== job 6035 ==
Design ATCONV, start of the top module:
module  ATCONV(
	input		clk,
	input		reset,
	output 	    busy,	
	input		ready,	
	output reg	[11:0]	iaddr,
	input signed [12:0]	idata,
	output	reg 	cwr,
	output  reg	[11:0]	caddr_wr,
	output reg 	[12:0] 	cdata_wr,
	output	reg 	crd,
	output reg	[11:0] 	caddr_rd,
	input 	[12:0] 	cdata_rd,
	output reg 	csel
	);
export LEC_CHECK = 0
export ABC_AREA = 1
export CAP_MARGIN = 5
export CORE_MARGIN = 2
export CORE_UTILIZATION = 72
export CTS_CLUSTER_DIAMETER = 355
export CTS_CLUSTER_SIZE = 36
export HOLD_SLACK_MARGIN = 0.29
export PLACE_DENSITY_LB_ADDON = 0.2
export SLEW_MARGIN = 20
create_clock -name core_clock -period 7.08 [get_ports {clk}]
run.sh (not shown) runs the stock make flow with config.mk's settings and CLKGATE_MAP_FILE=.
No final results exist for job 6035, since it was stopped by error GRT-0232 during global routing.
## Diff of input files: job 3872 against job 6035
- removing CTS_CLUSTER_DIAMETER (formerly 355)
- removing PLACE_DENSITY_LB_ADDON (formerly 0.2)
- removing ABC_AREA (formerly 1)
- changing CORE_UTILIZATION from 72 to 60
- changing CAP_MARGIN from 5 to 20
- removing CTS_CLUSTER_SIZE (formerly 36)
- removing HOLD_SLACK_MARGIN (formerly 0.29)
- changing the clock period (ns, I/O delays scaled along) from 7.08 to 5.15
- Status job 3872: flow complete, layout not clean - setup timing
- Between job 6035 and job 3872, cell row count increased.
- From job 6035 to job 3872 the numbers moved as follows: depth of the CTS H-tree about even; aoi/oai-family share of the synthesized area now sits higher.
- When job 3872 is measured against job 6035, its number of unique standard cell types used by synthesis turns out about 40% higher.
- Compared with job 6035, job 3872 shows chip footprint that has gone up by more than 10%.
- As of job 3872, number of placed instances with taps included had fallen by a little under 10% compared to job 6035.
- Adder-cell share of the synthesized area for job 3872: 0.23 points up relative to job 6035
- Chip area from the yosys synthesis statistics across job 3872 and job 6035: no real change.
- Relative to job 6035, synthesized cell count has gone down in job 3872.
Changes in job 6653 relative to job 3872:
- changing CORE_UTILIZATION from 60 to 72
- setting PLACE_DENSITY to 0.42 for the first time
- changing the clock period (ns, I/O delays scaled along) from 5.15 to 4.0
Notes after the runs:
- Job 6653 | ERROR | global routing
- The chip area in job 3872 is 1.19 times that in job 6653.
- | placed standard-cell area | job 6653 vs job 3872 | 0.76% higher |
- Setup slack after placement for job 6653: 1.26 ns down relative to job 3872
- Per the comparison of job 6653 with job 3872, synthesis area per yosys did not really move; initial cell density of the core went up; hold buffer count at CTS did not really move; core box area went down.
- Diff job 6653..job 3872 | area fraction in mux cells | unchanged
> inputs changed (job 6653 -> job 8339)
- swapping 0.42 for 0.88 in PLACE_DENSITY
- putting ABC_AREA at 1 where nothing was set
- swapping 20 for 40 in CAP_MARGIN
--- outcome ---
- The log for job 8339 ends in clock tree synthesis with error DPL-0033, so the run never completed.
- Note that the placer congestion estimate recorded for job 8339 amounts to 1.07 times the value seen in job 6653.
- Compare job 6653 and job 8339 | cell area reported after detailed placement higher: job 8339
- Job 6653 and job 8339 ended up with nearly the same pre-placement core utilization.
- Compared with job 6653, in job 8339 overall chip area comparable, synthesized-area fraction occupied by and/or/nand/nor cells now larger.
- Taking job 6653 as the reference point, the synthesized cell count of job 8339 rises by about 17%.
- Synthesized area per cell in job 8339 is 1.3 µm² lower than in job 6653
- The net count of the mapped netlist reported for job 8339 is greater than that of job 6653 by 226.
- Summary — arithmetic-cell share of the synthesized area counting full adders, half adders and majority gates, job 8339 relative to job 6653: lower, by 0.23 points.
- Compared job 8339 against job 6653; yosys-reported design area after synthesis within noise.
- Status: synthesized area parity (job 8339, job 6653)
Edits applied to the flow inputs when going from job 8339 to job 8847:
- PLACE_DENSITY removed (was 0.88)
- CAP_MARGIN changed from 40 to 20
- ABC_AREA removed (was 1)
- CORE_UTILIZATION changed from 72 to 40
- the clock period (ns, I/O delays scaled along) changed from 4.0 to 8.79
Job 8847 finished every step from synthesis to the final layout, and the layout passed the timing, DRC and antenna checks.
Job 8339 → job 8847: post-synthesis instance total saw a decrease, area of the die went up by about 80%, yosys stat chip area neither gained nor lost much, x dimension of the die has increased.
On parity-gate share of the synthesized area counting xor and xnor cells: job 8847 sits above job 8339.
| post-synthesis simple-gate area fraction | job 8847 vs job 8339 | 6.6 points lower |
Compared to job 8339, job 8847 has area fraction in compound gates after synthesis 4.0 points higher.
